yarrow:
==> flow/design.v (excerpt) <==
module Top(
  input         clock,
                reset,
  input  [31:0] io_address,
  input         io_addr_strobe,
  input  [31:0] io_write_data,
  input         io_write_strobe,
  input  [3:0]  io_byte_enable,
  input         io_read_strobe,
  output [31:0] io_read_data,
  input  [15:0] sw,
  output [15:0] led,
  output [7:0]  anode_assert,
  output [6:0]  segs
);
For scale: ~1600 cells after synthesis, about 150 I/O pins.
clock: 5.1 ns
lec_check: 0
cap_margin: 20
cell_pad_in_sites_detail_placement: 1
core_aspect_ratio: 0.56
core_margin: 2
core_utilization: 25
cts_cluster_diameter: 38
cts_cluster_size: 45
gpl_timing_driven: 1
min_routing_layer: met2
place_density: 0.5
setup_slack_margin: 0.77
slew_margin: 20
run.sh (not shown) runs the stock make flow with config.mk's settings and CLKGATE_MAP_FILE=.
For tundra, these inputs were changed with respect to yarrow:
- MIN_ROUTING_LAYER removed (was met2)
- SETUP_SLACK_MARGIN removed (was 0.77)
- CTS_CLUSTER_SIZE removed (was 45)
- GPL_TIMING_DRIVEN removed (was 1)
- CELL_PAD_IN_SITES_DETAIL_PLACEMENT removed (was 1)
- PLACE_DENSITY removed (was 0.5)
- CORE_UTILIZATION changed from 25 to 66
- CORE_ASPECT_RATIO removed (was 0.56)
- CTS_CLUSTER_DIAMETER removed (was 38)
- the clock period (ns, I/O delays scaled along) changed from 5.1 to 1.06
==> comparison <==
Width of the die was lower in tundra than in yarrow.
Of tundra and yarrow, tundra shows the higher area after detailed placement, with yarrow below it.
The log for tundra ends in clock tree synthesis (4_1_cts) with error DPL-0038, so the run never completed.
Initial standard-cell utilization of the core, tundra and yarrow, higher one = tundra.
Diff yarrow -> tundra | core region area | decrease of 0.029 mm^2
Here is what was changed in the inputs of cedar compared with tundra.
- TNS_END_PERCENT newly set to 25
- CTS_CLUSTER_DIAMETER newly set to 188
- CELL_PAD_IN_SITES_DETAIL_PLACEMENT newly set to 2
- ABC_AREA newly set to 1
- SETUP_SLACK_MARGIN newly set to 0.7
- PLACE_DENSITY_LB_ADDON newly set to 0.06
- the clock period (ns, I/O delays scaled along) changed from 1.06 to 3.12
[summary]
- Compared cedar vs tundra, and total cells reported by yosys after synthesis is up in cedar.
- Sort tundra and cedar by weighted congestion reported at the end of routability-driven placement desc -> top: cedar
- cedar did not make it past detailed placement (3_5_place_dp), where a tool error ended it.
- Compared to tundra, cedar has post-synthesis average cell area 15% lower.
- Row synthesized cell count: cedar higher / tundra lower
- Changes observed in cedar relative to tundra: proportion of synthesized area in mux cells lost 3.7 points; chip area in the Yosys report rose by about 8%.
Here is what was changed in the inputs of onyx compared with cedar.
- removing PLACE_DENSITY_LB_ADDON (formerly 0.06)
- changing CORE_UTILIZATION from 66 to 40
- removing CELL_PAD_IN_SITES_DETAIL_PLACEMENT (formerly 2)
- removing TNS_END_PERCENT (formerly 25)
- removing CTS_CLUSTER_DIAMETER (formerly 188)
- removing SETUP_SLACK_MARGIN (formerly 0.7)
- removing ABC_AREA (formerly 1)
- changing the clock period (ns, I/O delays scaled along) from 3.12 to 4.5
Notes after the runs:
- What ended cedar was a tool error in detailed placement (3_5_place_dp); the run never finished.
- Every stage of the flow completed for onyx, and the final layout passed the timing, design-rule and antenna checks.
- On area fraction in full adders, half adders and majority gates, cedar tracks onyx almost exactly.
- Going from cedar to onyx, the die area was enlarged.
- Number of cells produced by synthesis: onyx < cedar
- Sort onyx and cedar by parity-gate share of the synthesized area counting xor and xnor cells, ascending, and cedar comes first.
- Between cedar and onyx, post-synthesis share of cell area spent on and-or and or-and gates decreased.
- Width of the chip | onyx above cedar
Input-level comparison between amber and onyx:
- changing CORE_UTILIZATION from 40 to 67
- changing CAP_MARGIN from 20 to 0
- setting CTS_CLUSTER_SIZE to 33 for the first time
- changing the clock period (ns, I/O delays scaled along) from 4.5 to 3.69
--- outcome ---
The flow for amber finished, though final verification flagged setup timing.
The number of antenna repair diodes reported for amber is greater than that of onyx by 1.
[compare] base=onyx new=amber: via count moved up; total of max-cap violations level; final area moved up; combinational share of power moved up.


v39:
Starting RTL as in the previous note.
make LEC_CHECK=0 ABC_AREA=1 CAP_MARGIN=5 CELL_PAD_IN_SITES_DETAIL_PLACEMENT=1 CELL_PAD_IN_SITES_GLOBAL_PLACEMENT=1 CORE_ASPECT_RATIO=1.06 CORE_MARGIN=2 CORE_UTILIZATION=38 GPL_ROUTABILITY_DRIVEN=0 MAX_ROUTING_LAYER=met5 MIN_ROUTING_LAYER=met1 SLEW_MARGIN=35 TNS_END_PERCENT=80 finish   # period 3.82 ns
v39 -> stages 100% | layout checks FAIL | negative setup slack
For v55, these inputs were changed with respect to v39:
Settings: PLACE_DENSITY newly set to 0.92; MIN_ROUTING_LAYER removed (was met1); CELL_PAD_IN_SITES_GLOBAL_PLACEMENT removed (was 1); CORE_ASPECT_RATIO removed (was 1.06); CORE_UTILIZATION changed from 38 to 72; MAX_ROUTING_LAYER removed (was met5); GPL_ROUTABILITY_DRIVEN removed (was 0); SLEW_MARGIN changed from 35 to 20; CAP_MARGIN changed from 5 to 20; CELL_PAD_IN_SITES_DETAIL_PLACEMENT removed (was 1); SETUP_SLACK_MARGIN newly set to -0.1; TNS_END_PERCENT removed (was 80); the clock period (ns, I/O delays scaled along) changed from 3.82 to 0.995.
[summary]
v55: aborted in 3_5_place_dp (tool error)
v39 -> v55: post-synthesis chip area from yosys delta 0, exact match
From v55 to v39, number of nets in the synthesized netlist did not move at all.
Area after synthesis: v55 vs v39 identical
Compared with v39, row count in v55 decreased by more than a quarter.
From v39 to v55 the numbers moved as follows: height of the die dropped about 30%, arithmetic-cell share of the synthesized area counting full adders, half adders and majority gates held, die width now smaller.
Total die size, v55 vs v39: down by more than a quarter
Re xor/xnor share of the synthesized area: no difference whatsoever between v39 and v55.
Mean instance size in the synthesized netlist came out exactly the same in v39 and v55.
Modified inputs, v14 compared to v55
Settings: an added CTS_CLUSTER_DIAMETER of 26; a deleted PLACE_DENSITY that had been 0.92; a deleted ABC_AREA that had been 1; an added CTS_CLUSTER_SIZE of 37; a change of CORE_UTILIZATION from 72 to 71; a change of SETUP_SLACK_MARGIN from -0.1 to 0.23; a change of CAP_MARGIN from 20 to 0; a change of the clock period (ns, I/O delays scaled along) from 0.995 to 3.81.
[summary]
- v14 did not finish: a tool error stopped it during 4_1_cts.
- The lower AND-OR/OR-AND share of the synthesized area of v55 and v14 is in v14.
- Relative to v55, the total cell area reported by yosys after synthesis of v14 is lower by 7.2%.
- Going from v55 to v14, the share of the core filled by cells before placement was found to have gone down by 0.28 points.
- In the tables for v55 and v14, multiplexer share of the synthesized area reads lower with v55.
- v14 against v55: fraction of the yosys area taken by sequential cells moved up, cell count listed in synth_stat.txt moved down, number of library cell types mapped by synthesis moved up.
- NOTE floorplan die area v55->v14 decreased by a few percent
- [compare] base=v55 new=v14: instance count of the mapped netlist went down by 407, basic-gate share of the synthesized area counting and, or, nand and nor cells increased by 1.3 points relative to the old numbers, floorplan net count dropped 20%.
Edits applied to the flow inputs when going from v14 to v3:
Settings: SETUP_SLACK_MARGIN removed (was 0.23); CAP_MARGIN changed from 0 to 20; CTS_CLUSTER_DIAMETER removed (was 26); CORE_UTILIZATION changed from 71 to 17; CTS_CLUSTER_SIZE removed (was 37); the clock period (ns, I/O delays scaled along) changed from 3.81 to 4.45.
Findings:
- What ended v14 was a tool error in 4_1_cts; the run never finished.
- v3 reached the end of the flow, and the finished layout is clean on the timing, design-rule and antenna checks.
- v3 and v14 ended up with roughly the same multiplexer area fraction after synthesis.
- Cell count after synthesis: v3 vs v14 identical
- Summary of v3 over v14: post-placement cell count up 665; synthesis area per yosys held steady; effective utilization at floorplan decreased 56 points; die size increased 300%; placed wire-length estimate grew by 5.0 mm.
- Final weighted congestion in routability-driven placement (v3 / v14): 0.828
- From v14 to v3, synthesized-area fraction occupied by and/or/nand/nor cells did not move at all.
- The count of standard-cell rows of v3 exceeds that of v14 by 110%.
- Compared with v14, v3 shows placed cell area that has gone up by a few percent.
The inputs of v32 differ from those of v3 as listed below.
Settings: putting ABC_AREA at 1 where nothing was set; swapping 17 for 68 in CORE_UTILIZATION; swapping 4.45 for 0.995 in the clock period (ns, I/O delays scaled along).
Notes after the runs:
- FAIL v32 @ 3_5_place_dp: tool exited with error
- v32: synthesized cell count 407 above v3
- The final weighted congestion of routability-driven global placement of v32 is higher than that of v3.
- Taking v3 as the reference, in v32 count of port buffers added during placement essentially unchanged; proportion of synthesized area in mux cells -3.7 points.
## Diff of input files: v19 against v32
Settings: MAX_ROUTING_LAYER now met4, previously not set; CORE_UTILIZATION now 66, was 68; MIN_ROUTING_LAYER now met1, previously not set; ABC_AREA no longer set, was 1; CELL_PAD_IN_SITES_GLOBAL_PLACEMENT now 0, previously not set; the clock period (ns, I/O delays scaled along) now 3.82, was 0.995.
[summary]
- Although v19 finished all stages, its layout failed final checks on negative setup slack.
- Diff v32 -> v19: core utilization before placement shows a reduction of 2.1 points; mux share of post-synthesis cell area shows an increase of 3.7 points; placeable core region shows a reduction of 790 µm²; gate count of the mapped netlist shows a reduction of 21%.
- Taking v32 over v19, the area of the synthesized netlist per yosys stat ratio works out to 1.08.
- Compare v32 and v19 | die area higher: v32
- v32 → v19: cell area after technology mapping decreased by 910 µm² relative to the old numbers; chip height shows a reduction of about 2.2%.


Starting RTL as in the previous note.
==> flow/config.mk <==
export PLATFORM = sky130hd
export DESIGN_NAME = Top
export DESIGN_NICKNAME = Top
export VERILOG_FILES = /design/flow/design.v
export SDC_FILE = /design/flow/constraint.sdc
export NUM_CORES = 4
export LEC_CHECK = 0
export CAP_MARGIN = 40
export CELL_PAD_IN_SITES_GLOBAL_PLACEMENT = 0
export CORE_MARGIN = 2
export CORE_UTILIZATION = 72
export CTS_CLUSTER_DIAMETER = 197
export MAX_ROUTING_LAYER = met5
export MIN_ROUTING_LAYER = met1
export PLACE_DENSITY = 0.4
export SETUP_SLACK_MARGIN = 0.1
export SLEW_MARGIN = 20
==> flow/constraint.sdc <==
create_clock -name core_clock -period 1.73 [get_ports {clock}]
set_input_delay 0.3460 -clock core_clock [delete_from_list [all_inputs] [get_ports {clock}]]
set_output_delay 0.3460 -clock core_clock [all_outputs]
set_load 0.01 [all_outputs]
The starting point never finished: it broke off in 3_5_place_dp with DPL-0033.
Edit:
Settings changed: CAP_MARGIN 40 to 0, CORE_UTILIZATION 72 to 66, CTS_CLUSTER_DIAMETER 197 to unset, PLACE_DENSITY 0.4 to unset, SETUP_SLACK_MARGIN 0.1 to unset.
Clock period 1.73 ns to 3.82 ns, I/O delays scaled along.
Result:
- With this change the flow ran to the end with violations: negative setup slack
- die size goes up by 8.8%
- synthesized area does not change
- synthesized cell count does not change
Edit:
Settings changed: CAP_MARGIN 0 to 20, CELL_PAD_IN_SITES_GLOBAL_PLACEMENT 0 to unset, CORE_UTILIZATION 66 to 40, MAX_ROUTING_LAYER met5 to unset, MIN_ROUTING_LAYER met1 to unset.
Clock period 3.82 ns to 4.45 ns, I/O delays scaled along.
Outcome: Now the flow ran to the end with no violations. Non-clock buffer count came out lower by 44. Utilization came out lower by 36 points. Power came out lower by roughly a tenth. Worst setup slack is better by 980 ps. Combinational power came out lower by roughly a tenth. Design area came out lower by a few percent. Count of clock-buffer cells in the layout came out higher by 1. Global-route usage came out lower by 20 points. Hold slack is about the same. Register-to-register slack is better by 690 ps. Via count came out lower by roughly a tenth.
Edit:
Settings changed: CORE_UTILIZATION 40 to 38, CTS_CLUSTER_DIAMETER set to 119, GPL_TIMING_DRIVEN set to 0, MIN_ROUTING_LAYER set to met2, PLACE_DENSITY_LB_ADDON set to 0.19.
Clock period 4.45 ns to 4.5 ns, I/O delays scaled along.
Outcome:
- The new run ran to the end with violations: negative setup slack
- final cell count grows by 4.4%
- worst hold slack stays flat
- via count is higher by 46%
- total power climbs by 5.4%
- clock power went up by 9.9%
- area after synthesis stays the same
- wire length went up by 22%
- worst setup slack degrades by 140 ps
- global-route usage rose by 20 points
- clock skew went up by 4.2 ps
Power figures rest on the tool's default switching activity, not on a simulated workload.
